==> design.v <==
module cla32(input [31:0]a, input [31:0]b,output [32:0]out);
wire [1:0]w[0:32], L1[0:31], L2[0:31], L3[0:31], L4[0:31],L5[0:31];
wire L6[31:0];
genvar q;
generate    for(q=0; q<=31; q=q+1) begin
                  current_status s(.a(a[q]),.b(b[q]),.t(w[q+1]));
            end
endgenerate
assign w[0] = 0;
generate    for(q=0;q<=30;q=q+1) begin
                  look_ahead l(.s(w[31-q]),.f(w[30-q]),.o(L1[q]));
            end
endgenerate
assign L1[31] = w[0];
generate    for(q=0;q<=29;q=q+1) begin
                  look_ahead l(.s(L1[q]),.f(L1[q+2]),.o(L2[q]));
            end
endgenerate
assign L2[30] = L1[30];
assign L2[31] = L1[31];
generate    for(q=0;q<=27;q=q+1) begin
                  look_ahead l(.s(L2[q]),.f(L2[q+4]),.o(L3[q]));
            end
endgenerate
assign {L3[28], L3[29], L3[30], L3[31]} = {L2[28], L2[29], L2[30], L2[31]};
generate    for(q=0;q<=23;q=q+1) begin
                  look_ahead l(.s(L3[q]),.f(L3[q+8]),.o(L4[q]));
            end
endgenerate
generate    for(q=24;q<=31;q=q+1) begin
                  assign L4[q] = L3[q];
            end
endgenerate
generate    for(q=0;q<=15;q=q+1) begin
                  look_ahead l(.s(L4[q]),.f(L4[q+16]),.o(L5[q]));
            end
endgenerate
generate    for(q=16;q<=31;q=q+1) begin
                  assign L5[q] = L4[q];
            end
endgenerate
generate    for(q=0;q<=31;q=q+1) begin
                  assign L6[q] = a[q] ^ b[q] ^ L5[31-q][0];
            end
endgenerate
generate    for(q=0;q<=31;q=q+1) begin
                  assign out[q] = L6[q];
            end
            assign out[32] = w[0];
endgenerate
endmodule
module current_status(input a,input b,output [1:0]t);
      assign {t[0],t[1]} = {a || b , a && b};
endmodule
module look_ahead(input [1:0]s, input [1:0]f,output [1:0]o);
      assign o[1] = (s[1] & s[0] & !f[1]) | (s[0] & f[1] & f[0]);
      assign o[0] = (s[1] & s[0] & !f[1] & !f[0]) | (f[0] & s[0]);
endmodule
module wallace_mul(input [15:0] a, input [15:0] b, output [32:0] out, input clk);
wire [30:0] m[0:15];
reg [30:0] m15_1,m15_2,m15_3;
reg [30:0] u[14:0];
reg [31:0] v[14:0];
reg [31:0] v10_1,v12_2,v12_1;
reg [31:0] temp;
reg [31:0] temp_v;
genvar q,k,i,j;
assign m[0] = b[0] == 0 ? 31'b0 : {15'b0,a};
assign m[1] = b[1] == 0 ? 31'b0 : {14'b0,a,1'b0};
assign m[2] = b[2] == 0 ? 31'b0 : {13'b0,a,2'b0};
assign m[3] = b[3] == 0 ? 31'b0 : {12'b0,a,3'b0};
assign m[4] = b[4] == 0 ? 31'b0 : {11'b0,a,4'b0};
assign m[5] = b[5] == 0 ? 31'b0 : {10'b0,a,5'b0};
assign m[6] = b[6] == 0 ? 31'b0 : {9'b0,a,6'b0};
assign m[7] = b[7] == 0 ? 31'b0 : {8'b0,a,7'b0};
assign m[8] = b[8] == 0 ? 31'b0 : {7'b0,a,8'b0};
assign m[9] = b[9] == 0 ? 31'b0 : {6'b0,a,9'b0};
assign m[10] = b[10] == 0 ? 31'b0 : {5'b0,a,10'b0};
assign m[11] = b[11] == 0 ? 31'b0 : {4'b0,a,11'b0};
assign m[12] = b[12] == 0 ? 31'b0 : {3'b0,a,12'b0};
assign m[13] = b[13] == 0 ? 31'b0 : {2'b0,a,13'b0};
assign m[14] = b[14] == 0 ? 31'b0 : {1'b0,a,14'b0};
assign m[15] = b[15] == 0 ? 31'b0 : {a,15'b0};
generate    for(q=0; q<=14; q=q+1) begin
                  always @ ( posedge clk )
                        v[q][0] <= 0;
            end
endgenerate
generate    for(k=0; k<=12; k=k+3) begin
                  for(q=0; q<=30; q=q+1) begin
                  always @ ( posedge clk ) begin
                        u[k][q] <= m[k][q] ^ m[k+1][q] ^ m[k+2][q];
                        v[k][q+1] <= m[k][q] && m[k+1][q] || m[k+2][q] && ( m[k][q] || m[k+1][q] );
                  end
                  end
            end
            always @ ( posedge clk )
                  m15_1 <= m[15];
            for(q=0; q<=30; q=q+1) begin
            always @ ( posedge clk ) begin
                        u[1][q] <= u[0][q] ^ v[0][q] ^ u[3][q];
                        v[1][q+1] <= u[0][q] && v[0][q] || u[3][q] && ( u[0][q] || v[0][q] );
            end
            end
            for(q=0; q<=30; q=q+1) begin
            always @ ( posedge clk ) begin
                        u[2][q] <= u[6][q] ^ v[6][q] ^ v[3][q];
                        v[2][q+1] <= u[6][q] && v[6][q] || v[3][q] && ( u[6][q] || v[6][q] );
            end
            end
            for(q=0; q<=30; q=q+1) begin
            always @ ( posedge clk ) begin
                  u[4][q] <= u[9][q] ^ v[9][q] ^ u[12][q];
                  v[4][q+1] <= u[9][q] && v[9][q] || u[12][q] && ( u[9][q] || v[9][q] );
            end
            end
            always @ ( posedge clk ) begin
                  m15_2 <= m15_1;
                  v12_1 <= v[12];
            end
            for(q=0; q<=30; q=q+1) begin
            always @ ( posedge clk ) begin
                  u[5][q] <= u[1][q] ^ v[1][q] ^ u[2][q];
                  v[5][q+1] <= u[1][q] && v[1][q] || u[2][q] && ( u[1][q] || v[1][q] );
            end
            end
            for(q=0; q<=30; q=q+1) begin
            always @ ( posedge clk ) begin
                  u[7][q] <= u[4][q] ^ v[4][q] ^ v[2][q];
                  v[7][q+1] <= u[4][q] && v[4][q] || v[2][q] && ( u[4][q] || v[4][q] );
            end
            end
            always @ ( posedge clk ) begin
                  m15_3 <= m15_2;
                  v12_2 <= v12_1;
            end
            for(q=0; q<=30; q=q+1) begin
            always @ ( posedge clk ) begin
                  u[8][q] <= u[5][q] ^ v[5][q] ^ u[7][q];
                  v[8][q+1] <= u[5][q] && v[5][q] || u[7][q] && ( u[5][q] || v[5][q] );
            end
            end
            for(q=0; q<=30; q=q+1) begin
            always @ ( posedge clk ) begin
                  u[10][q] <= m15_3[q] ^ v12_2[q] ^ v[7][q];
                  v[10][q+1] <= m15_3[q] && v12_2[q] || v[7][q] && ( m15_3[q] || v12_2[q] );
            end
            end
            for(q=0; q<=30; q=q+1) begin
            always @ ( posedge clk ) begin
                  u[11][q] <= u[8][q] ^ v[8][q] ^ u[10][q];
                  v[11][q+1] <= u[8][q] && v[8][q] || u[10][q] && ( u[8][q] || v[8][q] );
            end
            end
            always @ ( posedge clk )
                  v10_1 <= v[10];
            for(q=0; q<=30; q=q+1) begin
            always @ ( posedge clk ) begin
                  u[13][q] <= u[11][q] ^ v[11][q] ^ v10_1[q];
                  v[13][q+1] <= u[11][q] && v[11][q] || v10_1[q] && ( u[11][q] || v[11][q] );
            end
            end
endgenerate
always @ ( posedge clk ) begin
      temp <= {1'b0,u[13]};
      temp_v <= v[13];
end
cla32 object(.a(temp),.b(temp_v),.out(out));
endmodule
==> run.sh <==
#!/bin/bash
# the make line also repeats each setting of config.mk as NAME=value (left out here)
make -C /OpenROAD-flow-scripts/flow DESIGN_CONFIG=/design/flow/config.mk WORK_HOME=/design/flow/orfs CLKGATE_MAP_FILE= finish
==> config.mk <==
export PLATFORM = sky130hd
export DESIGN_NAME = wallace_mul
export DESIGN_NICKNAME = wallace_mul
export VERILOG_FILES = /design/flow/design.v
export SDC_FILE = /design/flow/constraint.sdc
export NUM_CORES = 4
export LEC_CHECK = 0
export CAP_MARGIN = 0
export CELL_PAD_IN_SITES_GLOBAL_PLACEMENT = 2
export CORE_MARGIN = 2
export CORE_UTILIZATION = 40
export MAX_ROUTING_LAYER = met4
export SLEW_MARGIN = 20
==> constraint.sdc <==
create_clock -name core_clock -period 4.4 [get_ports {clk}]
set_input_delay 0.8800 -clock core_clock [delete_from_list [all_inputs] [get_ports {clk}]]
set_output_delay 0.8800 -clock core_clock [all_outputs]
set_load 0.01 [all_outputs]
==> reports/results.ini, run 1 <==
[yosys]
ys_warn_count=4
synth.most_common_cell=dfxtp_1
top_cell_area_share=0.598
synthAoiAreaFrac=0.0375
ys_cells=1714
syn_inst=1714
yosys-top-cells-count=dfxtp_1, and2_1, fa_1, ha_1, inv_1
ys_ff=716
async_flop_share=0
syn_area_per_cell_um2=14.0
ys_seq_share=0.598
edf_count=0
ff_type=dfxtp_1
ys_area_mm2=0.0240
syn_area_mm2=0.0240
xor_area_frac=0.00840
mux_share=0.00392
yosys.area_share.adder=0.226
topCellsByArea=dfxtp_1, fa_1, and2_1
top_area_cell=dfxtp_1
logic_family=adder cells
netlist-cell-type-count=69
fp_nets=2059
ys_sh_simple=0.101

[placement]
gp_congestion=0.806
io_buffer_count=64
dp_hpwl_um=32500

[setup_path]
critPathMaxStageDelay_ps=550
r2r_start=v[8][11]
r2r-end=u[11][11]
critical_path.cell_chain=inv_1 -> ha_1 -> or2_0 -> a221o_1 -> a221oi_4 -> o22ai_2 -> nor2_4 -> o21ai_1 -> xnor2_1 -> clkdlybuf4s50_1
cp-end-kind=output port
startpoint_type=register
reg2regPathDepth=1
worst-setup-path-type=reg -> out
arrival_ps=3360
r2r_slack_ps=3390
cp_top_family=AND-OR/OR-AND gates
critPathSlowestCell=clkdlybuf4s50_1
cp_num_buf_inv=2
cp.required_ps=3520
path_depth=10
worstPathMaxFanout=6
crit_end=out[21]
crit_start=temp[12]

[outcome]
run_status=timing/DRC/antenna clean

[power_and_ir_drop]
p_clk_mw=6.22
leakagePower_nw=11.8
power_mw=19.6
clock_power_share=0.317
p_per_area_mw_per_mm2=703
switching_share=0.285
p_seq_mw=8.80
p_int_mw=14.0
vdd_drop_max_uv=288
power_leader=sequential cells
seqPwrFrac=0.449
pg_comb_mw=4.58
net-switching-power_mw=5.58
p_comb_frac=0.234

[route]
wirelength_um=45400
ant_nets=0
diodes=0
vias=11465
drc=0
first_pass_iters=4
drtIter0Drc=422
viasPerCell=4.39
routedWlPerCell_um=17.4

[global_route]
grt_use_total=0.157
antenna_found_initial=2
grt-ovfl-total=0
grt_pass1_wl_um=72200
grt_pass1_vias=12476
grt_max_degree=17

[timing]
worst_pin_slew_ps=997
slew_headroom=0.333
setup_violations=0
maxSlewViolCount=0
finalHoldViolations=0
fmax_mhz=236
period_used_share=0.963
rsz0062_at_grt=yes
holdWs_ps=309
layout_min_cycle_time_ps=4240
skew_ps=20.7

[clock_tree]
cts_buffers=73
clockBufferDepth=3
ctsHoldBuffers=0
cts_root_buf=clkbuf_16
cts.sinks=716
htreeDepth=3
clk_pin_slew_ps=60
worstSkewPairLatency_ps=590
cts_tree=yes

[min_path]
min_path_cells=0
worstHoldStart=v12_1[14]
min_to=v12_2[14]
hold_path.class=reg -> reg

[floorplanning]
io_pins=66
rows=89
core_mm2=0.0591
die_w_um=249
fp_util=0.405
dieArea_mm2=0.0619
dieHeight_um=249

[cells_and_area]
syn_to_final_growth_pct=16.4
nNetsFinal=2136

[flow_run]
warnings=63
max_cap_violations=0

## routing by layer
layer | routed length (um) | global-route usage | vias up | share of wire
li1 | - | - | 5603 | -
met1 | 22600 | 0.216 | 5624 | 0.50
met2 | 20100 | 0.236 | 165 | 0.44
met3 | 1850 | 0.0315 | 73 | 0.041
met4 | 825 | 0.0468 | 0 | 0.018
met5 | 0 | - | - | 0
## final cells by class
class | count | area [um^2]
inverters | 55 | 206
clock buffers | 104 | 2160
clock inverters | 20 | 332
multi-input cells | 872 | 9200
repair buffers | 73 | 704
flip-flops and latches | 716 | 14300
fillers | 5247 | 31200
well taps | 773 | 967
## through the flow
step | std cells | cell area (um^2) | setup TNS [ps] | util | setup slack, ps
2_1_floorplan | 1714 | 24000 | 0 | - | 1340
3_3_place_gp | 2482 | 25200 | 0 | 0.426 | 428
3_5_place_dp | 2482 | 25200 | 0 | 0.426 | 465
4_1_cts | 2608 | 27700 | 0 | 0.469 | 5.44
5_1_grt | 2613 | 27900 | -85.6 | 0.472 | -41.1
6_report | 2613 | 27900 | 0 | 0.472 | 162
## timing repair
| item | CTS | global route |
|---|---|---|
| resized | 18 | 28 |
| buffers inserted | 2 | 5 |
| hold endpoints to repair | 0 | 0 |
| pin swaps | 5 | 5 |
| gates cloned | 0 | 0 |
| setup endpoints to repair | 7 | 7 |
==> inputs of run 2 (changes only) <==
ABC_AREA = 1   (was default)
CAP_MARGIN = 20   (was 0)
CELL_PAD_IN_SITES_GLOBAL_PLACEMENT = default   (was 2)
CORE_UTILIZATION = 72   (was 40)
CTS_CLUSTER_DIAMETER = 400   (was default)
MAX_ROUTING_LAYER = default   (was met4)
PLACE_DENSITY = 0.6   (was default)
clock period = 2.91 ns   (was 4.4 ns; I/O delays follow)
==> reports/results.ini, run 2 <==
[outcome]
run_status=finished with violations
so_faults=setup timing

[setup_path]
path_depth=14  ; +4
crit_start=temp[20]
critPathMaxStageDelay_ps=380  ; -170 ps
crit_end=out[22]
r2r_start=v[3][12]
reg2regPathDepth=1  ; unchanged
r2r-end=u[2][12]
critical_path.cell_chain=inv_2 -> ha_4 -> nor2_4 -> nand2_4 -> nand2_4 -> buf_6 -> nand4_1 -> nand2_2 -> nand2_2 -> nand2_2 -> nand2_2 -> nand2_2 -> xor2_1 -> buf_2
r2r_slack_ps=1830  ; -1560 ps
arrival_ps=2710  ; -650 ps
cp-end-kind=output port
startpoint_type=register
critPathSlowestCell=dfxtp_2
worstPathMaxFanout=4  ; -2
cpMostUsedCell=nand2_2
worst-setup-path-type=reg -> out
cp_top_family=simple AND/OR/NAND/NOR gates
cp_num_buf_inv=3  ; +1
cp.required_ps=2330  ; -1190 ps

[min_path]
min_path_cells=0  ; unchanged
worstHoldStart=u[13][26]
min_to=temp[26]
hold_path.class=reg -> reg

[yosys]
ys_area_mm2=0.0248  ; +3.5%
ys_sh_simple=0.106  ; +0.00525
ys_seq_share=0.578  ; -0.0200
synth.most_common_cell=dfxtp_1
syn_area_mm2=0.0248  ; +3.5%
syn_area_per_cell_um2=11.1  ; -20%
mux_share=0  ; -0.00392
yosys.area_share.adder=0.218  ; -0.00756
synthAoiAreaFrac=0.0124  ; -0.0251
yosys-top-cells-count=dfxtp_1, nand2_1, inv_1, fa_1, ha_1
edf_count=0  ; unchanged
xor_area_frac=0.00560  ; -0.00280
fp_nets=2570  ; +25%
ys_warn_count=4  ; unchanged
topCellsByArea=dfxtp_1, fa_1, nand2_1
top_cell_area_share=0.578  ; -0.0200
syn_inst=2225  ; +30%
netlist-cell-type-count=33  ; -52%
top_area_cell=dfxtp_1
logic_family=adder cells
ys_cells=2225  ; +30%
ys_ff=716  ; unchanged
async_flop_share=0  ; unchanged
ff_type=dfxtp_1

[timing]
worst_pin_slew_ps=1170  ; +169 ps
worst_slack_ps=-380  ; -543 ps
layout_min_cycle_time_ps=3290
slew_headroom=0.220  ; -0.113
rsz0062_at_grt=yes
holdWs_ps=312  ; +3.00 ps
finalHoldViolations=0  ; unchanged
period_used_share=1.13  ; +0.168
fmax_mhz=304
setup_violations=17  ; +17
skew_ps=24.3  ; +3.60 ps
maxSlewViolCount=0  ; unchanged

[flow_run]
max_cap_violations=0  ; unchanged
warnings=65  ; +3.2%

[placement]
gp_congestion=0.861  ; +6.9%
dp_hpwl_um=33600  ; +3.2%
io_buffer_count=64  ; unchanged

[route]
vias=15808  ; +38%
viasPerCell=5.58  ; +27%
ant_nets=0  ; unchanged
drc=0  ; unchanged
routedWlPerCell_um=23.8  ; +37%
first_pass_iters=5  ; +1
wirelength_um=67500  ; +49%
drtIter0Drc=1318  ; +210%

[floorplanning]
fp_util=0.736  ; +0.331
dieHeight_um=190  ; -24%
rows=67  ; -25%
dieArea_mm2=0.0359  ; -42%
core_mm2=0.0337  ; -43%
io_pins=66  ; unchanged
die_w_um=190  ; -24%

[global_route]
antenna_found_initial=1  ; -1
grt_max_degree=17  ; unchanged
met1_usage=0.397  ; +0.181
grt-ovfl-total=0  ; unchanged
grt_util_met2=0.639  ; +0.404
grt_use_total=0.354  ; +0.196
met3_usage=0.0594  ; +0.0279
grt_pass1_vias=16934  ; +36%
busiest_layer=met2
grt_pass1_wl_um=94500  ; +31%

[clock_tree]
ctsHoldBuffers=0  ; unchanged
cts.sinks=716  ; unchanged
htreeDepth=2  ; -1
cts_buffers=61  ; -16%
worstSkewPairLatency_ps=640  ; +50 ps
clockBufferDepth=3  ; unchanged
clk_pin_slew_ps=80  ; +20 ps
cts_root_buf=clkbuf_16
cts_tree=yes

[power_and_ir_drop]
power_mw=32.5  ; +66%
switching_share=0.348  ; +0.0634
p_int_mw=21.2  ; +51%
power_leader=sequential cells
leakagePower_nw=14.7  ; +25%
pg_comb_mw=10.1  ; +120%
clock_power_share=0.261  ; -0.056
p_comb_frac=0.311  ; +0.077
seqPwrFrac=0.428  ; -0.021
net-switching-power_mw=11.3  ; +100%
p_per_area_mw_per_mm2=1090  ; +55%
p_seq_mw=13.9  ; +58%
p_clk_mw=8.48  ; +36%
vdd_drop_max_uv=675  ; +130%

[cells_and_area]
syn_to_final_growth_pct=20.2
nNetsFinal=2674  ; +25%

[run 2: cell type report]
cell class                 instances  area [um^2]
timing repair buffer             139         1150
fill                            1286         3890
inverter                         396         1530
tap                              448          561
clock inverter                    25          274
clock buffer                      91         1820
antenna                            1         2.50
multi-input combinational       1015        10100
sequential                       716        14400
[run 2: repair_timing]
action | CTS | global route
setup endpoints to repair | 23 | 22
pin swaps | 120 | 118
gates cloned | 0 | 0
setup buffers | 28 | 12
gates resized | 419 | 182
[run 2: routing by layer]
metal  share of wire  vias to the layer above
li1                -                     6703
met1            0.35                     7803
met2            0.52                      964
met5         0.00019                        -
met4           0.060                        2
met3           0.071                      336
[run 2: through the flow]
step           setup WS (ps)  setup TNS [ps]  cell area (um^2)  cells  utilization
3_3_place_gp            -246            -348             25800   2676        0.765
2_1_floorplan            666               0             24800   2225            -
4_1_cts                 -221           -1530             29100   2819        0.864
5_1_grt                 -418           -4940             29800   2830        0.884
3_5_place_dp            -256            -512             25800   2676        0.765
6_report                -380           -3210             29800   2831        0.884
==> inputs of run 3 (changes only) <==
CORE_UTILIZATION = 70   (was 72)
CTS_CLUSTER_DIAMETER = 307   (was 400)
PLACE_DENSITY = default   (was 0.6)
SETUP_SLACK_MARGIN = -0.23   (was default)
clock period = 2.47 ns   (was 2.91 ns; I/O delays follow)
==> reports/results.ini, run 3 <==
[clock_tree]
clk_pin_slew_ps=70  ; about the same
ctsHoldBuffers=0  ; unchanged
htreeDepth=3  ; +1
worstSkewPairLatency_ps=590  ; -50 ps
cts_root_buf=clkbuf_16
cts.sinks=716  ; unchanged
clockBufferDepth=3  ; unchanged
cts_tree=yes
cts_buffers=66  ; +8.2%

[yosys]
async_flop_share=0  ; unchanged
synth.most_common_cell=dfxtp_1
top_area_cell=dfxtp_1
syn_area_mm2=0.0248  ; unchanged
mux_share=0  ; unchanged
ys_area_mm2=0.0248  ; unchanged
syn_inst=2225  ; unchanged
ys_sh_simple=0.106  ; unchanged
topCellsByArea=dfxtp_1, fa_1, nand2_1
netlist-cell-type-count=33  ; unchanged
syn_area_per_cell_um2=11.1  ; unchanged
synthAoiAreaFrac=0.0124  ; unchanged
xor_area_frac=0.00560  ; unchanged
edf_count=0  ; unchanged
yosys.area_share.adder=0.218  ; unchanged
ys_seq_share=0.578  ; unchanged
logic_family=adder cells
yosys-top-cells-count=dfxtp_1, nand2_1, inv_1, fa_1, ha_1
ff_type=dfxtp_1
ys_cells=2225  ; unchanged
fp_nets=2570  ; unchanged
ys_ff=716  ; unchanged
ys_warn_count=4  ; unchanged
top_cell_area_share=0.578  ; unchanged

[placement]
io_buffer_count=64  ; unchanged
dp_hpwl_um=33100  ; -1.5%
dpl_worst_slack_ps=-552  ; -296 ps
gp_congestion=0.875  ; +1.7%
place_area_mm2=0.0262  ; +1.7%

[timing]
worst_slack_ps=-632  ; -252 ps
rsz0062_at_grt=yes
finalHoldViolations=0  ; unchanged
period_used_share=1.26  ; +0.125
maxSlewViolCount=0  ; unchanged
layout_min_cycle_time_ps=3100
worst_pin_slew_ps=608  ; -558 ps
fmax_mhz=322
slew_headroom=0.594  ; +0.373
setup_violations=24  ; +7
skew_ps=25.3  ; +1.01 ps

[global_route]
grt_use_total=0.347  ; -0.00710
grt_pass1_wl_um=94000  ; -0.50%
grt_max_degree=17  ; unchanged
grt-ovfl-total=0  ; unchanged
antenna_found_initial=1  ; unchanged
grt_pass1_vias=17073  ; +0.82%

[floorplanning]
dieHeight_um=192  ; +1.4%
io_pins=66  ; unchanged
dieArea_mm2=0.0369  ; +2.8%
core_mm2=0.0347  ; +3.0%
rows=68  ; +1.5%
fp_util=0.714  ; -0.0215
die_w_um=192  ; +1.4%

[power_and_ir_drop]
p_clk_mw=10.6  ; +25%
p_seq_mw=16.4  ; +18%
vdd_drop_max_uv=902  ; +34%
net-switching-power_mw=13.7  ; +21%
leakagePower_nw=15.1  ; +2.4%
clock_power_share=0.267  ; +0.006
pg_comb_mw=12.7  ; +26%
p_int_mw=26.0  ; +23%
seqPwrFrac=0.412  ; -0.016
p_comb_frac=0.321  ; +0.010
power_leader=sequential cells
switching_share=0.345  ; -0.00321
p_per_area_mw_per_mm2=1300  ; +20%

[setup_path]
r2r-end=u[4][16]
cpMostUsedCell=nand2_1
crit_end=out[28]
r2r_slack_ps=1340  ; -490 ps
critPathSlowestCell=dfxtp_4
crit_start=temp_v[24]
critical_path.cell_chain=inv_4 -> ha_4 -> buf_4 -> nand3_1 -> nand2_2 -> nand2_1 -> o21ai_0 -> nand2_2 -> o21ai_2 -> nand3_2 -> nand2_1 -> nand2_1 -> nand2_1 -> buf_2
r2r_start=u[9][16]
worstPathMaxFanout=4  ; unchanged
cp.required_ps=1980  ; -350 ps
arrival_ps=2610  ; -100 ps
cp_top_family=simple AND/OR/NAND/NOR gates
cp_num_buf_inv=3  ; unchanged
reg2regPathDepth=1  ; unchanged
worst-setup-path-type=reg -> out
startpoint_type=register
path_depth=14  ; unchanged
critPathMaxStageDelay_ps=360  ; -20 ps
cp-end-kind=output port

[route]
drc=0  ; unchanged
viasPerCell=5.44  ; -2.6%
routedWlPerCell_um=23.5  ; -1.6%
drtIter0Drc=1193  ; -9.5%
vias=15725  ; -0.53%
first_pass_iters=7  ; +2
wirelength_um=67800  ; +0.45%
ant_nets=0  ; unchanged

[cells_and_area]
regArea_mm2=0.0144  ; about the same
syn_to_final_growth_pct=22.9
nNetsFinal=2728  ; +2.0%
final_area_mm2=0.0305  ; +2.3%
combGateArea_mm2=0.0101  ; +0.81%
n_fill_cell=1351  ; +5.1%

[min_path]
hold_path.class=reg -> reg
min_to=u[5][22]
min_path_cells=0  ; unchanged
worstHoldStart=u[2][22]

[flow_run]
max_cap_violations=0  ; unchanged
warnings=65  ; unchanged

[outcome]
run_status=finished with violations
so_faults=setup timing

-- run 3: repair_timing --
item | in CTS | in global routing
hold endpoints to repair | 0 | 0
setup buffers | 27 | 14
endpoints found under the setup margin | 23 | 23
pin swaps | 113 | 146
resized | 393 | 245
-- run 3: layout make-up --
class	count	area share
inverters	396	0.0503
diodes	1	0.0000821
multi-input cells	1015	0.332
clock buffers	91	0.0615
well taps	455	0.0187
flip-flops and latches	716	0.473
clock inverters	29	0.0132
repair buffers	188	0.0506
-- run 3: metal layers --
layer | part of all wire | wire (um) | track usage | up-vias
met3 | 0.068 | 4600 | 0.0714 | 313
li1 | - | - | - | 6804
met5 | 0 | 0 | 0 | -
met4 | 0.059 | 4000 | 0.186 | 0
met2 | 0.53 | 35800 | 0.628 | 874
met1 | 0.34 | 23400 | 0.381 | 7734
-- run 3: through the flow --
stage | util | hold WS, ps | power [mW] | std cells | setup TNS (ps)
global placement | 0.756 | 310 | 23.8 | 2741 | -5660
floorplan | - | 310 | 20.9 | 2225 | 0
finish | 0.878 | 323 | 39.7 | 2891 | -10020
global route | 0.878 | 327 | 41.1 | 2890 | -12390
detailed placement | 0.756 | 312 | 24.4 | 2741 | -6740
CTS | 0.850 | 323 | 36.9 | 2880 | -7750
==> inputs of run 4 (changes only) <==
CORE_UTILIZATION = 66   (was 70)
CTS_CLUSTER_DIAMETER = 48   (was 307)
CTS_CLUSTER_SIZE = 72   (was default)
MAX_ROUTING_LAYER = met4   (was default)
SETUP_SLACK_MARGIN = 0.49   (was -0.23)
clock period = 4.13 ns   (was 2.47 ns; I/O delays follow)
==> reports/results.ini, run 4 <==
[yosys]
ys_ff=716  ; unchanged
synthAoiAreaFrac=0.0124  ; unchanged
async_flop_share=0  ; unchanged
ys_area_mm2=0.0248  ; unchanged
syn_inst=2225  ; unchanged
syn_area_per_cell_um2=11.1  ; unchanged
xor_area_frac=0.00560  ; unchanged
topCellsByArea=dfxtp_1, fa_1, nand2_1
top_cell_area_share=0.578  ; unchanged
netlist-cell-type-count=33  ; unchanged
yosys.area_share.adder=0.218  ; unchanged
ys_seq_share=0.578  ; unchanged
top_area_cell=dfxtp_1
syn_area_mm2=0.0248  ; unchanged
ys_sh_simple=0.106  ; unchanged
edf_count=0  ; unchanged
mux_share=0  ; unchanged
ys_cells=2225  ; unchanged
ys_warn_count=4  ; unchanged
synth.most_common_cell=dfxtp_1
logic_family=adder cells
ff_type=dfxtp_1
yosys-top-cells-count=dfxtp_1, nand2_1, inv_1, fa_1, ha_1
fp_nets=2570  ; unchanged

[power_and_ir_drop]
seqPwrFrac=0.498  ; +0.086
clock_power_share=0.255  ; -0.012
vdd_drop_max_uv=468  ; -48%
power_mw=18.8  ; -53%
p_int_mw=12.7  ; -51%
switching_share=0.321  ; -0.0234
p_seq_mw=9.36  ; -43%
pg_comb_mw=4.63  ; -64%
power_leader=sequential cells
net-switching-power_mw=6.04  ; -56%
p_clk_mw=4.80  ; -55%
p_comb_frac=0.247  ; -0.074
p_per_area_mw_per_mm2=687  ; -47%
leakagePower_nw=14.0  ; -7.2%

[setup_path]
worst-setup-path-type=reg -> out
r2r-end=u[8][10]
reg2regPathDepth=1  ; unchanged
cp.required_ps=3300  ; +1320 ps
r2r_start=v[5][10]
crit_end=out[30]
cpMostUsedCell=nand2_1
startpoint_type=register
r2r_slack_ps=3120  ; +1780 ps
cp_top_family=simple AND/OR/NAND/NOR gates
worstPathMaxFanout=4  ; unchanged
crit_start=temp[15]
critPathMaxStageDelay_ps=320  ; -40 ps
critPathSlowestCell=dfxtp_1
critical_path.cell_chain=ha_1 -> inv_2 -> nor2_1 -> a21oi_2 -> nand3_2 -> o21ai_4 -> nand2_1 -> nand2_1 -> nand2_1 -> nand3_1 -> nand3_1 -> nand2_1 -> dlygate4sd2_1
arrival_ps=2610  ; about the same
path_depth=13  ; -1
cp-end-kind=output port
cp_num_buf_inv=2  ; -1

[timing]
period_used_share=0.831  ; -0.425
skew_ps=33.1  ; +7.79 ps
fmax_mhz=291
slew_headroom=0.335  ; -0.258
worst_pin_slew_ps=994  ; +386 ps
holdWs_ps=314  ; -8.50 ps
finalSetupTns_ps=0  ; +10020 ps
maxSlewViolCount=0  ; unchanged
finalHoldViolations=0  ; unchanged
layout_min_cycle_time_ps=3430
setup_violations=0  ; -100%
rsz0062_at_grt=no

[clock_tree]
cts_root_buf=clkbuf_16
htreeDepth=2  ; -1
worstSkewPairLatency_ps=580  ; about the same
cts_tree=yes
ctsHoldBuffers=0  ; unchanged
cts_buffers=41  ; -38%
clockBufferDepth=3  ; unchanged
cts.sinks=716  ; unchanged
clk_pin_slew_ps=120  ; +50 ps

[cells_and_area]
syn_to_final_growth_pct=10.2
regArea_mm2=0.0143  ; -0.58%
nNetsFinal=2585  ; -5.2%
n_fill_cell=2509  ; +86%
combGateArea_mm2=0.00865  ; -15%

[route]
ant_nets=0  ; unchanged
drc=0  ; unchanged
viasPerCell=4.78  ; -12%
wirelength_um=42400  ; -37%
vias=13115  ; -17%
first_pass_iters=4  ; -3
diodes=0  ; -1
routedWlPerCell_um=15.4  ; -34%
drtIter0Drc=566  ; -53%

[placement]
io_buffer_count=64  ; unchanged
dp_hpwl_um=30600  ; -7.4%
gp_congestion=0.881  ; +0.65%

[floorplanning]
dieArea_mm2=0.0391  ; +5.9%
fp_util=0.665  ; -0.0497
rows=71  ; +4.4%
die_w_um=198  ; +2.9%
io_pins=66  ; unchanged
core_mm2=0.0373  ; +7.5%
dieHeight_um=198  ; +2.9%

[flow_run]
max_cap_violations=0  ; unchanged
warnings=63  ; -3.1%

[global_route]
grt_use_total=0.237  ; -0.110
grt_pass1_wl_um=68800  ; -27%
grt_pass1_vias=13659  ; -20%
grt_max_degree=36  ; +19
antenna_found_initial=0  ; -1
grt-ovfl-total=0  ; unchanged

[outcome]
run_status=timing/DRC/antenna clean

[min_path]
min_path_cells=0  ; unchanged
worstHoldStart=v[12][19]
hold_path.class=reg -> reg
min_to=v12_1[19]

==> run 4: timing repair <==
item                                    4_1_cts  5_1_grt
cloned                                        0        0
endpoints found under the setup margin       17       17
resized                                      48       36
pin swaps                                     8        6
buffers inserted                              4        1
==> run 4: metal layers <==
metal / vias to the layer above / wire (um) / global-route usage
met5: - / 0 / -
met4: 0 / 944 / 0.0702
met3: 73 / 1690 / 0.0308
met2: 234 / 20600 / 0.397
met1: 6305 / 19200 / 0.305
li1: 6503 / - / -
==> run 4: cell type report <==
cell class / count / area share
sequential: 716 / 0.525
multi-input combinational: 1015 / 0.316
inverter: 396 / 0.0544
clock buffer: 45 / 0.0385
timing repair buffer: 70 / 0.0249
tap: 474 / 0.0217
clock inverter: 30 / 0.0196
==> run 4: stage by stage <==
stage	util	instances	setup slack (ps)	instance area, um^2
detailed placement	0.685	2666	819	25500
finish	0.732	2746	699	27300
global placement	0.685	2666	852	25500
floorplan	-	2225	1640	24800
global route	0.732	2746	480	27300
CTS	0.730	2745	497	27200
==> inputs of run 5 (changes only) <==
ABC_AREA = default   (was 1)
CORE_UTILIZATION = 12   (was 66)
CTS_CLUSTER_DIAMETER = default   (was 48)
CTS_CLUSTER_SIZE = default   (was 72)
MAX_ROUTING_LAYER = default   (was met4)
PLACE_DENSITY = 0.6   (was default)
SETUP_SLACK_MARGIN = default   (was 0.49)
clock period = 6.81 ns   (was 4.13 ns; I/O delays follow)
==> reports/results.ini, run 5 <==
[placement]
dp_hpwl_um=35800  ; +17%
dpl_worst_slack_ps=2180  ; +1360 ps
gp_congestion=0.762  ; -14%
io_buffer_count=64  ; unchanged

[setup_path]
cp-end-kind=output port
reg2regPathDepth=1  ; unchanged
cp_num_buf_inv=1  ; -1
cp.required_ps=5450  ; +2150 ps
arrival_ps=3810  ; +1200 ps
cp_top_family=AND-OR/OR-AND gates
crit_end=out[26]
r2r_start=u[5][19]
critPathSlowestCell=o31ai_1
critPathMaxStageDelay_ps=640  ; +320 ps
worstPathMaxFanout=6  ; +2
crit_start=temp[16]
startpoint_type=register
critical_path.cell_chain=ha_1 -> nand2b_1 -> a21boi_1 -> o21ai_0 -> o31ai_1 -> o22ai_1 -> xnor2_1 -> clkdlybuf4s50_1
path_depth=8  ; -5
r2r_slack_ps=5830  ; +2710 ps
worst-setup-path-type=reg -> out
r2r-end=u[8][19]

[global_route]
grt-ovfl-total=0  ; unchanged
grt_use_total=0.0447  ; -0.192
grt_pass1_vias=12291  ; -10%
grt_pass1_wl_um=70700  ; +2.8%
grt_max_degree=17  ; -53%
antenna_found_initial=11  ; +11

[clock_tree]
cts_buffers=60  ; +46%
cts_root_buf=clkbuf_16
cts_setup_buffers=0  ; -4
cts_tree=yes
clockBufferDepth=3  ; unchanged
clk_pin_slew_ps=60  ; -60 ps
cts_resized=0  ; -100%
htreeDepth=2  ; unchanged
cts.sinks=716  ; unchanged
worstSkewPairLatency_ps=590  ; about the same
ctsHoldBuffers=0  ; unchanged

[cells_and_area]
nNetsFinal=2120  ; -18%
n_fill_cell=22040  ; +780%
syn_to_final_growth_pct=23.6

[min_path]
min_path_cells=0  ; unchanged
worstHoldStart=v[7][10]
min_to=u[10][10]
hold_path.class=reg -> reg

[yosys]
top_area_cell=dfxtp_1
syn_area_per_cell_um2=14.0  ; +25%
syn_area_mm2=0.0240  ; -3.4%
edf_count=0  ; unchanged
mux_share=0.00392  ; +0.00392
logic_family=adder cells
ys_warn_count=4  ; unchanged
topCellsByArea=dfxtp_1, fa_1, and2_1
ys_ff=716  ; unchanged
ys_area_mm2=0.0240  ; -3.4%
yosys.area_share.adder=0.226  ; +0.00756
synth.most_common_cell=dfxtp_1
netlist-cell-type-count=69  ; +110%
ff_type=dfxtp_1
top_cell_area_share=0.598  ; +0.0200
xor_area_frac=0.00840  ; +0.00280
ys_seq_share=0.598  ; +0.0200
fp_nets=2059  ; -20%
async_flop_share=0  ; unchanged
ys_sh_simple=0.101  ; -0.00525
ys_cells=1714  ; -23%
syn_inst=1714  ; -23%
yosys-top-cells-count=dfxtp_1, and2_1, fa_1, ha_1, inv_1
synthAoiAreaFrac=0.0375  ; +0.0251

[power_and_ir_drop]
vdd_drop_max_uv=229  ; -51%
leakagePower_nw=11.6  ; -17%
pg_comb_mw=3.01  ; -35%
p_clk_mw=3.46  ; -28%
net-switching-power_mw=3.59  ; -41%
clock_power_share=0.285  ; +0.030
p_per_area_mw_per_mm2=410  ; -40%
p_seq_mw=5.67  ; -39%
p_comb_frac=0.248  ; about the same
seqPwrFrac=0.467  ; -0.031
p_int_mw=8.55  ; -33%
power_leader=sequential cells
switching_share=0.296  ; -0.0258

[timing]
layout_min_cycle_time_ps=5170
slew_headroom=0.431  ; +0.0961
worst_pin_slew_ps=850  ; -144 ps
finalSetupTns_ps=0  ; unchanged
finalHoldViolations=0  ; unchanged
maxSlewViolCount=0  ; unchanged
rsz0062_at_grt=no
fmax_mhz=193
setup_violations=0  ; unchanged
worst_slack_ps=1640  ; +943 ps
period_used_share=0.759  ; -0.0719
skew_ps=28.1  ; -4.99 ps

[floorplanning]
rows=164  ; +130%
die_w_um=451  ; +130%
dieHeight_um=451  ; +130%
dieArea_mm2=0.203  ; +420%
io_pins=66  ; unchanged
fp_util=0.120  ; -0.544
core_mm2=0.199  ; +430%

[route]
vias=11558  ; -12%
drc=0  ; unchanged
first_pass_iters=4  ; unchanged
diodes=0  ; unchanged
drtIter0Drc=375  ; -34%
viasPerCell=2.58  ; -46%
routedWlPerCell_um=10.3  ; -34%
wirelength_um=46000  ; +8.4%
ant_nets=0  ; unchanged

[flow_run]
warnings=61  ; -3.2%
max_cap_violations=0  ; unchanged

[outcome]
run_status=timing/DRC/antenna clean

==> run 5: cell type report <==
| class | instances | area, um^2 | share of cell area |
|---|---|---|---|
| flip-flops and latches | 716 | 14300 | 0.484 |
| multi-input cells | 872 | 9020 | 0.304 |
| well taps | 2656 | 3320 | 0.112 |
| clock buffers | 86 | 1740 | 0.0587 |
| repair buffers | 70 | 686 | 0.0231 |
| clock inverters | 24 | 323 | 0.0109 |
| inverters | 55 | 206 | 0.00697 |
==> run 5: metrics by stage <==
step / total power [mW] / hold WS [ps] / std cells / util / area, um^2
after floorplan: 7.57 / 310 / 1714 / - / 24000
after global placement: 8.90 / 310 / 4369 / 0.139 / 27600
after detailed placement: 8.97 / 312 / 4369 / 0.139 / 27600
after CTS: 12.5 / 297 / 4479 / 0.149 / 29600
after global routing: 13.0 / 312 / 4479 / 0.149 / 29600
final: 12.1 / 304 / 4479 / 0.149 / 29600
==> run 5: routing by layer <==
metal / global-route usage / part of all wire
met3: 0.00698 / 0.032
met5: 0 / 0.00059
met2: 0.0909 / 0.56
met1: 0.0456 / 0.38
met4: 0.0134 / 0.024
==> inputs of run 6 (changes only) <==
ABC_AREA = 1   (was default)
CAP_MARGIN = 35   (was 20)
CELL_PAD_IN_SITES_DETAIL_PLACEMENT = 1   (was default)
CELL_PAD_IN_SITES_GLOBAL_PLACEMENT = 1   (was default)
CORE_ASPECT_RATIO = 0.67   (was default)
CORE_MARGIN = 10   (was 2)
CORE_UTILIZATION = 33   (was 12)
CTS_CLUSTER_DIAMETER = 54   (was default)
GPL_ROUTABILITY_DRIVEN = 0   (was default)
GPL_TIMING_DRIVEN = 0   (was default)
HOLD_SLACK_MARGIN = 0.29   (was default)
MAX_ROUTING_LAYER = met5   (was default)
PLACE_DENSITY = default   (was 0.6)
PLACE_DENSITY_LB_ADDON = 0.04   (was default)
SLEW_MARGIN = 0   (was 20)
TNS_END_PERCENT = 90   (was default)
clock period = 5.41 ns   (was 6.81 ns; I/O delays follow)
==> reports/results.ini, run 6 <==
[placement]
place_area_mm2=0.0264  ; -4.2%
io_buffer_count=32  ; -50%
dp_hpwl_um=44900  ; +25%

[clock_tree]
clockBufferDepth=3  ; unchanged
cts_resized=0  ; unchanged
cts_root_buf=clkbuf_16
htreeDepth=3  ; +1
cts_setup_buffers=0  ; unchanged
ctsHoldBuffers=0  ; unchanged
cts.sinks=716  ; unchanged
worstSkewPairLatency_ps=610  ; +20 ps
cts_buffers=72  ; +20%
cts_tree=yes
clk_pin_slew_ps=60  ; about the same

[power_and_ir_drop]
pg_comb_mw=4.02  ; +34%
leakagePower_nw=14.5  ; +25%
vdd_drop_max_uv=229  ; about the same
power_leader=sequential cells
p_seq_mw=7.17  ; +26%
net-switching-power_mw=4.90  ; +36%
p_int_mw=11.4  ; +34%
switching_share=0.300  ; +0.00418
clock_power_share=0.316  ; +0.031
p_per_area_mw_per_mm2=565  ; +38%
seqPwrFrac=0.438  ; -0.029
p_comb_frac=0.246  ; -0.002
p_clk_mw=5.16  ; +49%

[timing]
finalSetupTns_ps=0  ; unchanged
worst_pin_slew_ps=992  ; +142 ps
period_used_share=0.813  ; +0.0544
layout_min_cycle_time_ps=4400
fmax_mhz=227
skew_ps=23.3  ; -4.78 ps
slew_headroom=0.338  ; -0.0931
setup_violations=0  ; unchanged
finalHoldViolations=0  ; unchanged
maxSlewViolCount=0  ; unchanged
rsz0062_at_grt=no

[yosys]
ys_cells=2225  ; +30%
edf_count=0  ; unchanged
syn_area_per_cell_um2=11.1  ; -20%
ys_sh_simple=0.106  ; +0.00525
mux_share=0  ; -0.00392
yosys.area_share.adder=0.218  ; -0.00756
top_cell_area_share=0.578  ; -0.0200
ys_seq_share=0.578  ; -0.0200
syn_inst=2225  ; +30%
ys_warn_count=4  ; unchanged
ys_area_mm2=0.0248  ; +3.5%
logic_family=adder cells
fp_nets=2570  ; +25%
top_area_cell=dfxtp_1
netlist-cell-type-count=33  ; -52%
syn_area_mm2=0.0248  ; +3.5%
yosys-top-cells-count=dfxtp_1, nand2_1, inv_1, fa_1, ha_1
async_flop_share=0  ; unchanged
synth.most_common_cell=dfxtp_1
topCellsByArea=dfxtp_1, fa_1, nand2_1
xor_area_frac=0.00560  ; -0.00280
ys_ff=716  ; unchanged
synthAoiAreaFrac=0.0124  ; -0.0251
ff_type=dfxtp_1

[floorplanning]
dieHeight_um=244  ; -46%
rows=82  ; -50%
core_mm2=0.0746  ; -63%
fp_util=0.332  ; +0.212
io_pins=66  ; unchanged
dieArea_mm2=0.0867  ; -57%
die_w_um=355  ; -21%

[min_path]
hold_path.class=reg -> reg
min_to=u[11][0]
worstHoldStart=u[8][0]
min_path_cells=0  ; unchanged

[cells_and_area]
n_fill_cell=8085  ; -63%
nNetsFinal=2679  ; +26%
final_area_mm2=0.0289  ; -2.4%
syn_to_final_growth_pct=16.6

[setup_path]
path_depth=12  ; +4
r2r_slack_ps=4340  ; -1490 ps
critPathSlowestCell=clkdlybuf4s50_1
cp_top_family=buffers and inverters
critical_path.cell_chain=ha_1 -> clkbuf_1 -> o21ai_1 -> inv_1 -> nand3_1 -> nand2_2 -> o21ai_2 -> nand2_1 -> nand2_1 -> xor2_1 -> buf_4 -> clkdlybuf4s50_1
crit_end=out[22]
crit_start=temp[7]
cp.required_ps=4330  ; -1120 ps
startpoint_type=register
worstPathMaxFanout=7  ; +1
arrival_ps=3320  ; -490 ps
r2r-end=u[8][9]
cpMostUsedCell=nand2_1
critPathMaxStageDelay_ps=520  ; -120 ps
reg2regPathDepth=1  ; unchanged
cp_num_buf_inv=4  ; +3
cp-end-kind=output port
r2r_start=v[5][9]
worst-setup-path-type=reg -> out

[route]
drc=0  ; unchanged
viasPerCell=4.01  ; +55%
wirelength_um=57600  ; +25%
vias=13626  ; +18%
routedWlPerCell_um=16.9  ; +65%
first_pass_iters=4  ; unchanged
ant_nets=0  ; unchanged
drtIter0Drc=525  ; +40%

[global_route]
grt_pass1_wl_um=88900  ; +26%
grt_pass1_vias=14788  ; +20%
grt-ovfl-total=0  ; unchanged
grt_use_total=0.135  ; +0.0899
antenna_found_initial=8  ; -3
grt_max_degree=15  ; -2

[outcome]
run_status=timing/DRC/antenna clean

[flow_run]
max_cap_violations=0  ; unchanged
warnings=61  ; unchanged

-- run 6: per-layer routing --
layer  track usage  part of all wire  vias up
li1              -                 -     6711
met1         0.204              0.54     6590
met3        0.0234             0.035      120
met5             0                 0        -
met4        0.0457             0.029        0
met2         0.190              0.40      205
-- run 6: cell type report --
class                   count  area (um^2)  share of cell area
repair buffers             35          358              0.0124
flip-flops and latches    716        14300               0.496
clock buffers             104         2150              0.0745
well taps                1008         1260              0.0436
multi-input cells        1015         8490               0.294
inverters                 396         1490              0.0514
clock inverters            23          338              0.0117
plain buffers              98          492              0.0170
diodes                      1         2.50           0.0000866
-- run 6: stage by stage --
stage | std cells | setup slack [ps] | total power [mW] | hold WS (ps) | utilization
2_1_floorplan | 2225 | 2670 | 9.52 | 310 | -
3_3_place_gp | 3265 | 1580 | 11.4 | 312 | 0.354
3_5_place_dp | 3268 | 1520 | 11.5 | 313 | 0.354
4_1_cts | 3395 | 854 | 16.7 | 322 | 0.388
5_1_grt | 3395 | 658 | 17.5 | 330 | 0.388
6_report | 3396 | 1010 | 16.3 | 323 | 0.388
==> inputs of run 7 (changes only) <==
CAP_MARGIN = 20   (was 35)
CELL_PAD_IN_SITES_DETAIL_PLACEMENT = default   (was 1)
CELL_PAD_IN_SITES_GLOBAL_PLACEMENT = default   (was 1)
CORE_ASPECT_RATIO = default   (was 0.67)
CORE_MARGIN = 2   (was 10)
CORE_UTILIZATION = 68   (was 33)
CTS_CLUSTER_DIAMETER = default   (was 54)
CTS_CLUSTER_SIZE = 50   (was default)
GPL_ROUTABILITY_DRIVEN = default   (was 0)
GPL_TIMING_DRIVEN = default   (was 0)
HOLD_SLACK_MARGIN = default   (was 0.29)
MAX_ROUTING_LAYER = default   (was met5)
PLACE_DENSITY_LB_ADDON = 0.01   (was 0.04)
SLEW_MARGIN = 20   (was 0)
TNS_END_PERCENT = default   (was 90)
clock period = 2.36 ns   (was 5.41 ns; I/O delays follow)
==> reports/results.ini, run 7 <==
[outcome]
run_status=finished with violations
so_faults=setup timing

[power_and_ir_drop]
p_seq_mw=16.8  ; +130%
power_mw=39.7  ; +140%
clock_power_share=0.271  ; -0.045
net-switching-power_mw=13.0  ; +160%
p_int_mw=26.8  ; +130%
p_comb_frac=0.305  ; +0.059
vdd_drop_max_uv=710  ; +210%
leakagePower_nw=15.1  ; +4.2%
p_per_area_mw_per_mm2=1310  ; +130%
power_leader=sequential cells
seqPwrFrac=0.424  ; -0.014
switching_share=0.326  ; +0.0265
pg_comb_mw=12.1  ; +200%
p_clk_mw=10.8  ; +110%

[setup_path]
crit_end=out[27]
worst-setup-path-type=reg -> out
critPathMaxStageDelay_ps=370  ; -150 ps
crit_start=temp_v[14]
cp.required_ps=1890  ; -2440 ps
cp_num_buf_inv=3  ; -1
r2r-end=u[13][26]
reg2regPathDepth=1  ; unchanged
critical_path.cell_chain=inv_2 -> ha_4 -> nor2_4 -> nand2_1 -> o21ai_0 -> nand2_2 -> nand2_2 -> nand2_2 -> inv_1 -> nand2_1 -> nand2_2 -> nand2_4 -> nand2_2 -> nand2_1 -> nand2_1 -> nand2_1 -> buf_2
cp_top_family=simple AND/OR/NAND/NOR gates
arrival_ps=2510  ; -810 ps
critPathSlowestCell=dfxtp_2
cp-end-kind=output port
r2r_slack_ps=1260  ; -3080 ps
worstPathMaxFanout=3  ; -4
path_depth=17  ; +5
startpoint_type=register
r2r_start=v[11][26]

[cells_and_area]
nNetsFinal=2729  ; +1.9%
post-route-util=0.849  ; +0.461
syn_to_final_growth_pct=22.3
final_area_mm2=0.0303  ; +4.9%

[clock_tree]
htreeDepth=3  ; unchanged
ctsHoldBuffers=0  ; unchanged
clockBufferDepth=3  ; unchanged
cts_tree=yes
clk_pin_slew_ps=70  ; about the same
cts_root_buf=clkbuf_16
cts_buffers=66  ; -8.3%
worstSkewPairLatency_ps=580  ; -30 ps
cts.sinks=716  ; unchanged

[timing]
period_used_share=1.26  ; +0.448
worst_slack_ps=-618  ; -1630 ps
finalHoldViolations=0  ; unchanged
setup_violations=23  ; +23
skew_ps=18.8  ; -4.48 ps
layout_min_cycle_time_ps=2980
fmax_mhz=336
maxSlewViolCount=0  ; unchanged
finalSetupTns_ps=-10850  ; -10850 ps
rsz0062_at_grt=yes

[yosys]
synth.most_common_cell=dfxtp_1
top_cell_area_share=0.578  ; unchanged
ys_warn_count=4  ; unchanged
ys_area_mm2=0.0248  ; unchanged
syn_inst=2225  ; unchanged
mux_share=0  ; unchanged
async_flop_share=0  ; unchanged
logic_family=adder cells
ff_type=dfxtp_1
topCellsByArea=dfxtp_1, fa_1, nand2_1
top_area_cell=dfxtp_1
edf_count=0  ; unchanged
syn_area_per_cell_um2=11.1  ; unchanged
ys_seq_share=0.578  ; unchanged
fp_nets=2570  ; unchanged
yosys.area_share.adder=0.218  ; unchanged
ys_cells=2225  ; unchanged
syn_area_mm2=0.0248  ; unchanged
xor_area_frac=0.00560  ; unchanged
yosys-top-cells-count=dfxtp_1, nand2_1, inv_1, fa_1, ha_1
ys_sh_simple=0.106  ; unchanged
synthAoiAreaFrac=0.0124  ; unchanged
ys_ff=716  ; unchanged
netlist-cell-type-count=33  ; unchanged

[route]
vias=14718  ; +8.0%
routedWlPerCell_um=19.0  ; +12%
viasPerCell=5.08  ; +27%
diodes=0  ; -1
first_pass_iters=5  ; +1
ant_nets=0  ; unchanged
drtIter0Drc=670  ; +28%
drc=0  ; unchanged
wirelength_um=55000  ; -4.4%

[placement]
dpl_worst_slack_ps=-528  ; -2050 ps
place_area_mm2=0.0262  ; -0.76%
gp_congestion=0.910
io_buffer_count=64  ; +100%
dp_hpwl_um=31400  ; -30%

[min_path]
min_to=v12_2[18]
worstHoldStart=v12_1[18]
min_path_cells=0  ; unchanged
hold_path.class=reg -> reg

[flow_run]
max_cap_violations=0  ; unchanged
warnings=63  ; +3.3%

[global_route]
grt_pass1_wl_um=80300  ; -9.7%
antenna_found_initial=0  ; -8
grt_max_degree=18  ; +3
grt-ovfl-total=0  ; unchanged
grt_use_total=0.275  ; +0.140
grt_pass1_vias=15768  ; +6.6%

[floorplanning]
dieArea_mm2=0.0380  ; -56%
rows=69  ; -16%
dieHeight_um=195  ; -20%
core_mm2=0.0357  ; -52%
fp_util=0.694  ; +0.361
io_pins=66  ; unchanged
die_w_um=195  ; -45%

==> run 7: metal layers <==
metal	up-vias	track usage	wire, um
met1	7214	0.333	21000
met2	539	0.497	29400
met5	-	0	0
met3	153	0.0461	2900
met4	0	0.0964	1730
li1	6812	-	-
==> run 7: cell type report <==
cell class / instances / area (um^2)
sequential: 716 / 14400
multi-input combinational: 1015 / 9980
fill: 1754 / 5400
clock buffer: 93 / 1940
timing repair buffer: 189 / 1590
inverter: 396 / 1530
tap: 461 / 577
clock inverter: 28 / 312
==> run 7: through the flow <==
step / std cells / hold slack, ps
global placement: 2741 / 310
detailed placement: 2741 / 312
finish: 2898 / 319
CTS: 2882 / 316
global route: 2898 / 320
floorplan: 2225 / 310
==> run 7: repair_timing <==
action / in CTS / in global routing
setup endpoints to repair: 24 / 23
buffers inserted: 20 / 16
gates resized: 376 / 230
pin swaps: 110 / 138
==> inputs of run 8 (changes only) <==
ABC_AREA = default   (was 1)
CORE_UTILIZATION = 46   (was 68)
CTS_CLUSTER_DIAMETER = 54   (was default)
CTS_CLUSTER_SIZE = default   (was 50)
GPL_TIMING_DRIVEN = 0   (was default)
MAX_ROUTING_LAYER = met5   (was default)
PLACE_DENSITY_LB_ADDON = 0.02   (was 0.01)
SETUP_SLACK_MARGIN = 1.54   (was default)
clock period = 5.41 ns   (was 2.36 ns; I/O delays follow)
==> reports/results.ini, run 8 <==
[setup_path]
critical_path.cell_chain=inv_1 -> ha_2 -> or2_1 -> a221o_1 -> a221oi_4 -> buf_6 -> o22ai_4 -> nor2_2 -> buf_4 -> buf_6 -> xor2_1 -> buf_4 -> buf_6
worst-setup-path-type=reg -> out
reg2regPathDepth=1  ; unchanged
cpMostUsedCell=buf_6
r2r_slack_ps=4400  ; +3140 ps
arrival_ps=3010  ; +500 ps
r2r_start=v[5][9]
cp-end-kind=output port
startpoint_type=register
cp_num_buf_inv=6  ; +3
worstPathMaxFanout=6  ; +3
cp.required_ps=4330  ; +2440 ps
path_depth=13  ; -4
crit_start=temp[12]
critPathSlowestCell=dfxtp_1
r2r-end=u[8][9]
critPathMaxStageDelay_ps=340  ; -30 ps
cp_top_family=AND-OR/OR-AND gates
crit_end=out[17]

[yosys]
synth.most_common_cell=dfxtp_1
ys_ff=716  ; unchanged
edf_count=0  ; unchanged
ys_area_mm2=0.0240  ; -3.4%
top_area_cell=dfxtp_1
xor_area_frac=0.00840  ; +0.00280
ff_type=dfxtp_1
yosys.area_share.adder=0.226  ; +0.00756
topCellsByArea=dfxtp_1, fa_1, and2_1
syn_area_mm2=0.0240  ; -3.4%
ys_warn_count=4  ; unchanged
async_flop_share=0  ; unchanged
ys_cells=1714  ; -23%
top_cell_area_share=0.598  ; +0.0200
logic_family=adder cells
ys_sh_simple=0.101  ; -0.00525
mux_share=0.00392  ; +0.00392
ys_seq_share=0.598  ; +0.0200
yosys-top-cells-count=dfxtp_1, and2_1, fa_1, ha_1, inv_1
syn_inst=1714  ; -23%
fp_nets=2059  ; -20%
syn_area_per_cell_um2=14.0  ; +25%
synthAoiAreaFrac=0.0375  ; +0.0251
netlist-cell-type-count=69  ; +110%

[power_and_ir_drop]
power_leader=sequential cells
seqPwrFrac=0.427  ; +0.003
clock_power_share=0.282  ; +0.011
p_comb_frac=0.291  ; -0.014
p_per_area_mw_per_mm2=578  ; -56%
power_mw=16.8  ; -58%
p_seq_mw=7.17  ; -57%
leakagePower_nw=12.3  ; -18%
switching_share=0.289  ; -0.0377
p_clk_mw=4.73  ; -56%
pg_comb_mw=4.87  ; -60%
vdd_drop_max_uv=213  ; -70%
p_int_mw=11.9  ; -55%
net-switching-power_mw=4.84  ; -63%

[route]
viasPerCell=4.56  ; -10%
drtIter0Drc=503  ; -25%
drc=0  ; unchanged
first_pass_iters=4  ; -1
ant_nets=0  ; unchanged
routedWlPerCell_um=17.2  ; -9.4%
vias=11971  ; -19%
wirelength_um=45100  ; -18%

[min_path]
min_to=temp[23]
min_path_cells=0  ; unchanged
hold_path.class=reg -> reg
worstHoldStart=u[13][23]

[timing]
skew_ps=18.5  ; -0.372 ps
layout_min_cycle_time_ps=4090
finalHoldViolations=0  ; unchanged
worst_pin_slew_ps=731
finalSetupTns_ps=0  ; +10850 ps
setup_violations=0  ; -100%
slew_headroom=0.513
fmax_mhz=244
period_used_share=0.756  ; -0.506
maxSlewViolCount=0  ; unchanged
rsz0062_at_grt=yes

[clock_tree]
worstSkewPairLatency_ps=580  ; about the same
cts_tree=yes
clk_pin_slew_ps=60  ; about the same
cts_root_buf=clkbuf_16
cts_buffers=69  ; +4.5%
clockBufferDepth=3  ; unchanged
cts.sinks=716  ; unchanged
htreeDepth=3  ; unchanged

[global_route]
grt_use_total=0.174  ; -0.101
antenna_found_initial=1  ; +1
grt_pass1_wl_um=70800  ; -12%
grt_max_degree=16  ; -2
grt_pass1_vias=12551  ; -20%
grt-ovfl-total=0  ; unchanged

[placement]
io_buffer_count=64  ; unchanged
gp_congestion=0.849  ; -6.7%
dp_hpwl_um=33300  ; +6.2%

[floorplanning]
rows=83  ; +20%
dieHeight_um=232  ; +19%
fp_util=0.466  ; -0.228
io_pins=66  ; unchanged
core_mm2=0.0514  ; +44%
dieArea_mm2=0.0539  ; +42%
die_w_um=232  ; +19%

[outcome]
run_status=timing/DRC/antenna clean

[cells_and_area]
nNetsFinal=2239  ; -18%
syn_to_final_growth_pct=21.1

[flow_run]
warnings=63  ; unchanged
max_cap_violations=0  ; unchanged

==> run 8: layout make-up <==
cell class / count / area, um^2
buffer: 71 / 439
antenna: 1 / 2.50
clock buffer: 101 / 2100
multi-input combinational: 872 / 9880
tap: 680 / 851
clock inverter: 19 / 190
sequential: 716 / 14400
timing repair buffer: 109 / 996
fill: 4276 / 22400
inverter: 55 / 206
==> run 8: through the flow <==
step | worst slack (ps) | utilization | cells | cell area [um^2] | hold WS (ps)
floorplan | 2150 | - | 1714 | 24000 | 310
global route | 1170 | 0.564 | 2623 | 29000 | 321
detailed placement | 1290 | 0.495 | 2458 | 25500 | 312
finish | 1320 | 0.565 | 2624 | 29000 | 321
CTS | 1200 | 0.557 | 2612 | 28600 | 321
global placement | 1270 | 0.495 | 2458 | 25500 | 311
==> run 8: per-layer routing <==
| layer | up-vias | track usage | part of all wire |
|---|---|---|---|
| li1 | 5804 | - | - |
| met1 | 5903 | 0.242 | 0.48 |
| met2 | 188 | 0.275 | 0.46 |
| met3 | 76 | 0.0268 | 0.034 |
| met4 | 0 | 0.0657 | 0.026 |
| met5 | - | 0 | 0 |
==> run 8: timing repair <==
| item | 4_1_cts | 5_1_grt |
|---|---|---|
| buffers inserted | 34 | 11 |
| setup endpoints to repair | 22 | 20 |
| pin swaps | 52 | 32 |
| hold endpoints to repair | 0 | 0 |
| hold buffers | 0 | 0 |
| gates resized | 212 | 74 |
==> inputs of run 9 (changes only) <==
CELL_PAD_IN_SITES_DETAIL_PLACEMENT = 1   (was default)
CORE_MARGIN = 7   (was 2)
CORE_UTILIZATION = 66   (was 46)
CTS_CLUSTER_DIAMETER = 132   (was 54)
GPL_TIMING_DRIVEN = default   (was 0)
MAX_ROUTING_LAYER = default   (was met5)
MIN_ROUTING_LAYER = met1   (was default)
PLACE_DENSITY_LB_ADDON = 0.04   (was 0.02)
SETUP_SLACK_MARGIN = default   (was 1.54)
TNS_END_PERCENT = 60   (was default)
clock period = 2.89 ns   (was 5.41 ns; I/O delays follow)
==> reports/results.ini, run 9 <==
[placement]
place_area_mm2=0.0257  ; +0.95%
gp_congestion=0.898  ; +5.7%
io_buffer_count=64  ; unchanged
dp_hpwl_um=42400  ; +27%
dpl_worst_slack_ps=-826  ; -2110 ps
numPlacedInstances=2291  ; -6.8%

[yosys]
top_area_cell=dfxtp_1
syn_area_per_cell_um2=14.0  ; unchanged
fp_nets=2059  ; unchanged
logic_family=adder cells
async_flop_share=0  ; unchanged
synth.most_common_cell=dfxtp_1
yosys.area_share.adder=0.226  ; unchanged
yosys-top-cells-count=dfxtp_1, and2_1, fa_1, ha_1, inv_1
ys_warn_count=4  ; unchanged
syn_inst=1714  ; unchanged
ys_area_mm2=0.0240  ; unchanged
topCellsByArea=dfxtp_1, fa_1, and2_1
ys_ff=716  ; unchanged
synthAoiAreaFrac=0.0375  ; unchanged
xor_area_frac=0.00840  ; unchanged
edf_count=0  ; unchanged
ys_sh_simple=0.101  ; unchanged
top_cell_area_share=0.598  ; unchanged
ff_type=dfxtp_1
ys_cells=1714  ; unchanged
netlist-cell-type-count=69  ; unchanged
mux_share=0.00392  ; unchanged
ys_seq_share=0.598  ; unchanged
syn_area_mm2=0.0240  ; unchanged

[floorplanning]
io_pins=66  ; unchanged
dieHeight_um=205  ; -12%
rows=69  ; -17%
dieArea_mm2=0.0418  ; -22%
die_w_um=205  ; -12%
core_mm2=0.0357  ; -31%
fp_util=0.672  ; +0.206

[outcome]
stop_stage=clock tree synthesis
stop_error=[ERROR DPL-0033] detailed placement checks failed during check placement.
run_status=did not finish

==> inputs of run 10 (changes only) <==
ABC_AREA = 1   (was default)
CAP_MARGIN = 40   (was 20)
CELL_PAD_IN_SITES_DETAIL_PLACEMENT = default   (was 1)
CORE_MARGIN = 2   (was 7)
CORE_UTILIZATION = 72   (was 66)
CTS_CLUSTER_DIAMETER = 370   (was 132)
CTS_CLUSTER_SIZE = 15   (was default)
GPL_TIMING_DRIVEN = 1   (was default)
HOLD_SLACK_MARGIN = 0.29   (was default)
MAX_ROUTING_LAYER = met5   (was default)
MIN_ROUTING_LAYER = default   (was met1)
PLACE_DENSITY_LB_ADDON = 0.02   (was 0.04)
SETUP_SLACK_MARGIN = -0.25   (was default)
TNS_END_PERCENT = default   (was 60)
clock period = 2.51 ns   (was 2.89 ns; I/O delays follow)
==> reports/results.ini, run 10 <==
[power_and_ir_drop]
seqPwrFrac=0.451
pg_comb_mw=11.8
p_clk_mw=7.68
net-switching-power_mw=12.1
vdd_drop_max_uv=705
power_leader=sequential cells
power_mw=35.5
p_int_mw=23.3
leakagePower_nw=14.6
p_comb_frac=0.333
switching_share=0.342
p_seq_mw=16.0
clock_power_share=0.217
p_per_area_mw_per_mm2=1210

[yosys]
ff_type=dfxtp_1
fp_nets=2570  ; +25%
syn_area_per_cell_um2=11.1  ; -20%
top_area_cell=dfxtp_1
ys_area_mm2=0.0248  ; +3.5%
ys_seq_share=0.578  ; -0.0200
logic_family=adder cells
synthAoiAreaFrac=0.0124  ; -0.0251
synth.most_common_cell=dfxtp_1
netlist-cell-type-count=33  ; -52%
ys_warn_count=4  ; unchanged
syn_area_mm2=0.0248  ; +3.5%
mux_share=0  ; -0.00392
ys_cells=2225  ; +30%
yosys.area_share.adder=0.218  ; -0.00756
ys_sh_simple=0.106  ; +0.00525
topCellsByArea=dfxtp_1, fa_1, nand2_1
ys_ff=716  ; unchanged
top_cell_area_share=0.578  ; -0.0200
yosys-top-cells-count=dfxtp_1, nand2_1, inv_1, fa_1, ha_1
xor_area_frac=0.00560  ; -0.00280
edf_count=0  ; unchanged
async_flop_share=0  ; unchanged
syn_inst=2225  ; +30%

[clock_tree]
clk_pin_slew_ps=70
cts.sinks=716
cts_tree=yes
cts_buffers=53
worstSkewPairLatency_ps=580
cts_root_buf=clkbuf_16
clockBufferDepth=3
htreeDepth=2

[setup_path]
r2r_start=v[2][14]
worst-setup-path-type=reg -> out
cp_num_buf_inv=5
critical_path.cell_chain=inv_4 -> ha_4 -> nor2_4 -> buf_6 -> a21oi_4 -> nand3_4 -> nand2_4 -> buf_6 -> inv_2 -> nand2_2 -> nand2_2 -> nand2_2 -> nand2_2 -> xor2_1 -> buf_2
arrival_ps=2510
cpMostUsedCell=nand2_2
startpoint_type=register
r2r-end=u[7][14]
critPathSlowestCell=dfxtp_4
cp-end-kind=output port
r2r_slack_ps=1350
critPathMaxStageDelay_ps=370
reg2regPathDepth=1
path_depth=15
cp.required_ps=2010
crit_start=temp[15]
crit_end=out[22]
cp_top_family=simple AND/OR/NAND/NOR gates
worstPathMaxFanout=3

[route]
vias=15154
first_pass_iters=6
ant_nets=0
diodes=0
routedWlPerCell_um=21.6
viasPerCell=5.39
drc=0
wirelength_um=60700
drtIter0Drc=1127

[min_path]
min_to=v10_1[16]
min_path_cells=0
worstHoldStart=v[10][16]
hold_path.class=reg -> reg

[outcome]
run_status=finished with violations
so_faults=setup timing

[cells_and_area]
n_fill_cell=1417
fin_cells=2809
nNetsFinal=2704
post-route-util=0.872
syn_to_final_growth_pct=18.5
final_area_mm2=0.0294

[timing]
finalHoldViolations=0
setup_violations=23
skew_ps=15.9
fmax_mhz=332
maxSlewViolCount=0
layout_min_cycle_time_ps=3010
holdWs_ps=316
period_used_share=1.20
rsz0062_at_grt=yes
worst_slack_ps=-498
finalSetupTns_ps=-8800

[floorplanning]
die_w_um=190  ; -7.3%
io_pins=66  ; unchanged
rows=67  ; -2.9%
core_mm2=0.0337  ; -5.5%
dieHeight_um=190  ; -7.3%
fp_util=0.736  ; +0.0637
dieArea_mm2=0.0359  ; -14%

[global_route]
antenna_found_initial=0
grt_use_total=0.332
grt-ovfl-total=0
grt_pass1_wl_um=89600
grt_pass1_vias=16493
grt_max_degree=17

[flow_run]
warnings=64
max_cap_violations=0

[placement]
numPlacedInstances=2733  ; +19%
place_area_mm2=0.0262  ; +2.0%
io_buffer_count=64  ; unchanged
dpl_worst_slack_ps=-329  ; +497 ps
gp_congestion=0.892  ; -0.65%
dp_hpwl_um=33800  ; -20%

[run 10: metal layers]
| metal | global-route usage | routed length (um) |
|---|---|---|
| met2 | 0.604 | 31900 |
| met3 | 0.0524 | 3870 |
| met5 | 0 | 0 |
| met4 | 0.138 | 2740 |
| met1 | 0.392 | 22200 |
[run 10: area by class of cell]
cell class,count,area (um^2),share of cell area
clock inverters,2,38.8,0.00132
well taps,448,561,0.0191
multi-input cells,1015,10000,0.341
inverters,396,1520,0.0516
flip-flops and latches,716,14400,0.491
repair buffers,177,1460,0.0496
clock buffers,55,1380,0.0468
[run 10: repair_timing]
item                       in CTS  in global routing
buffers inserted               19                 16
hold buffers                    0                  0
setup endpoints to repair      23                 22
resized                       401                205
pin swaps                     125                110
Power is estimated from default activity; no workload was simulated.
